job 8316:
Design main, start of the top module:
module main #(
    parameter MAIN_DIV = 8,      
    parameter SCAN_DIV = 4       
)(
    input wire clk,
    input wire rst,    
    input wire btnC,   
    input wire btnL,   
    input wire btnR,   
    input wire [7:0] num1,   
    input wire [7:0] num2,   
    output wire [6:0] seg,            
    output wire [3:0] an,              
    output wire multiplicationFinished    
);
export LEC_CHECK = 0
export ABC_AREA = 1
export CAP_MARGIN = 20
export CORE_ASPECT_RATIO = 1.97
export CORE_MARGIN = 2
export CORE_UTILIZATION = 55
export CTS_CLUSTER_DIAMETER = 163
export CTS_CLUSTER_SIZE = 100
export SLEW_MARGIN = 30
export TNS_END_PERCENT = 15
create_clock -name core_clock -period 20.0 [get_ports {clk}]
run.sh (not shown) runs the stock make flow with config.mk's settings and CLKGATE_MAP_FILE=.
Job 8316 went all the way through synthesis, placement and routing and the layout is clean on timing, DRC and antenna.
diff inputs: job 8316 => job 4006
- CORE_UTILIZATION now 22, was 55
- CTS_CLUSTER_DIAMETER now 389, was 163
- CORE_ASPECT_RATIO now 0.5, was 1.97
Notes after the runs:
In summary, job 4006 completed successfully, with a layout that passed the timing, design-rule and antenna checks. Compared with job 8316, in job 4006 final critical delay including setup and external delays -0.097 ns; ratio of final minimum period to clock period went down by 0.48 points; part of the total power dissipated in combinational logic shows an increase of 0.3 points; via count went down; total power went down by about 4%. Compared with job 8316, job 4006 shows global-route usage lower by 17 points. On buffer share of cell area, job 8316 tracks job 4006 almost exactly. Going from job 8316 to job 4006, first-iteration DRC count saw an increase, area of all placed cells without fillers up 570 sq um. Where worst setup margin is concerned, job 8316 is outperformed by job 4006.
> inputs changed (job 4006 -> job 5070)
- CORE_UTILIZATION changed from 22 to 40
- CORE_ASPECT_RATIO changed from 0.5 to 1.97
- CTS_CLUSTER_DIAMETER changed from 389 to 310
- SETUP_SLACK_MARGIN newly set to 4.56
### Flow results
- Job 5070 and job 4006 ended up with nearly the same non-clock buffering overhead in the final layout.
- [compare] base=job 4006 new=job 5070: overall power consumption moved up; worst hold slack across all endpoints fell by 0.0066 ns; via count up 1.4%; wire length picked up an extra about 10%.

== oak ==
main again, from the RTL that the note above started with.
make LEC_CHECK=0 ABC_AREA=0 CAP_MARGIN=0 CELL_PAD_IN_SITES_DETAIL_PLACEMENT=1 CORE_ASPECT_RATIO=0.84 CORE_MARGIN=8 CORE_UTILIZATION=53 CTS_CLUSTER_DIAMETER=41 GPL_ROUTABILITY_DRIVEN=0 GPL_TIMING_DRIVEN=1 MAX_ROUTING_LAYER=met5 MIN_ROUTING_LAYER=met2 PLACE_DENSITY_LB_ADDON=0.17 SLEW_MARGIN=15 TNS_END_PERCENT=30 finish   # period 9.49 ns
oak did not finish; the tool stopped in detailed placement (3_5_place_dp) with error DPL-0033.
diff inputs: oak => pine
- CORE_ASPECT_RATIO: 0.84 -> unset
- PLACE_DENSITY: unset -> 0.57
- CORE_UTILIZATION: 53 -> 27
- CTS_CLUSTER_DIAMETER: 41 -> 165
- CELL_PAD_IN_SITES_DETAIL_PLACEMENT: 1 -> unset
- ABC_AREA: 0 -> 1
- CAP_MARGIN: 0 -> 40
- TNS_END_PERCENT: 30 -> unset
- CTS_CLUSTER_SIZE: unset -> 96
- GPL_TIMING_DRIVEN: 1 -> unset
- PLACE_DENSITY_LB_ADDON: 0.17 -> unset
- CORE_MARGIN: 8 -> 2
- GPL_ROUTABILITY_DRIVEN: 0 -> 1
- MIN_ROUTING_LAYER: met2 -> unset
- MAX_ROUTING_LAYER: met5 -> unset
The layout from pine, despite a flow that completed every stage, fails the layout checks, with the failing checks listed as negative setup slack.
The higher number of rows created at floorplan came out of pine.
The count of distinct cell types in the synthesized netlist in oak is 2.3 times that in pine.
Diff oak -> pine: net count after synthesis rose by 57, total die size rose by 0.014 mm2, average cell area after synthesis fell by about 19%.
Chip width (pine vs. oak) increases by more than 10%
Cell area after synthesis came out lower on pine than on oak.
For birch, these inputs were changed with respect to pine:
- PLACE_DENSITY no longer set, was 0.57
- CTS_CLUSTER_DIAMETER now 241, was 165
- CTS_CLUSTER_SIZE now 71, was 96
- CORE_UTILIZATION now 66, was 27
- the clock period (ns, I/O delays scaled along) now 11.2, was 9.49
==> results <==
- Per the final summary, birch finished and its layout is clean on timing, DRC and antenna.
- birch: die size lower than pine
- Compared with pine, birch shows a total power that is 13% lower.
- Comparing birch and pine, the higher total track usage was measured on birch.
- Looking at birch and pine, the tightest hold margin is a wash.
- Looking at critical-path cell with the highest stage delay, the sky130_fd_sc_hd__dfxtp_2 result is from pine; the sky130_fd_sc_hd__dfxtp_4 one comes from birch.
- Taking birch as 1.0, pine lands at 1.06 on logic depth of the worst path, buffers included.
- Overall routed net length, birch vs pine: down by more than 10%
- Side by side, proportion of power drawn by the clock network turned out higher in birch than in pine.
Here is what was changed in the inputs of maple compared with birch.
- CORE_UTILIZATION: 66 -> 65
- CTS_CLUSTER_DIAMETER: 241 -> 33
- PLACE_DENSITY: unset -> 0.6
- CTS_CLUSTER_SIZE: 71 -> unset
- the clock period (ns, I/O delays scaled along): 11.2 -> 9.64
Results
Delta (maple minus birch): die span in x went up 1.1 um; placeable core region went up 2.7%. maple failed in global routing (5_1_grt) with ODB-0269. Comparing total placed instance area for birch and maple, the bigger number came from maple.
Modified inputs, cedar compared to maple
- PLACE_DENSITY: 0.6 -> unset
- PLACE_DENSITY_LB_ADDON: unset -> 0.17
- CORE_UTILIZATION: 65 -> 29
- ABC_AREA: 1 -> 0
- the clock period (ns, I/O delays scaled along): 9.64 -> 9.49
## What came out
- Compared to maple, cedar has number of buffers inserted by post-CTS setup repair 45% lower.
- Summary of cedar over maple: worst setup slack before clock tree synthesis decreased by 2210 ps relative to the old numbers; area of the synthesized netlist per yosys stat increased by about 20% relative to the old numbers.
- cedar: complete, dirty (negative setup slack)
- Placeable core region on cedar is behind maple.
- Comparing maple and cedar, the higher placed standard-cell area was measured on cedar.
- Comparing total nets after synthesis for maple and cedar, the smaller number came from cedar.
- In cedar, the tally of unique sky130hd cells used after synthesis came out about 130% above the value in maple.
- cedar against maple: HPWL reported at the end of detailed placement rose about 54%, post-synth design cell area +about 20%, count of mapped cells out of synthesis moved down.
No activity file was given, so power comes from the tool's default toggle rates.
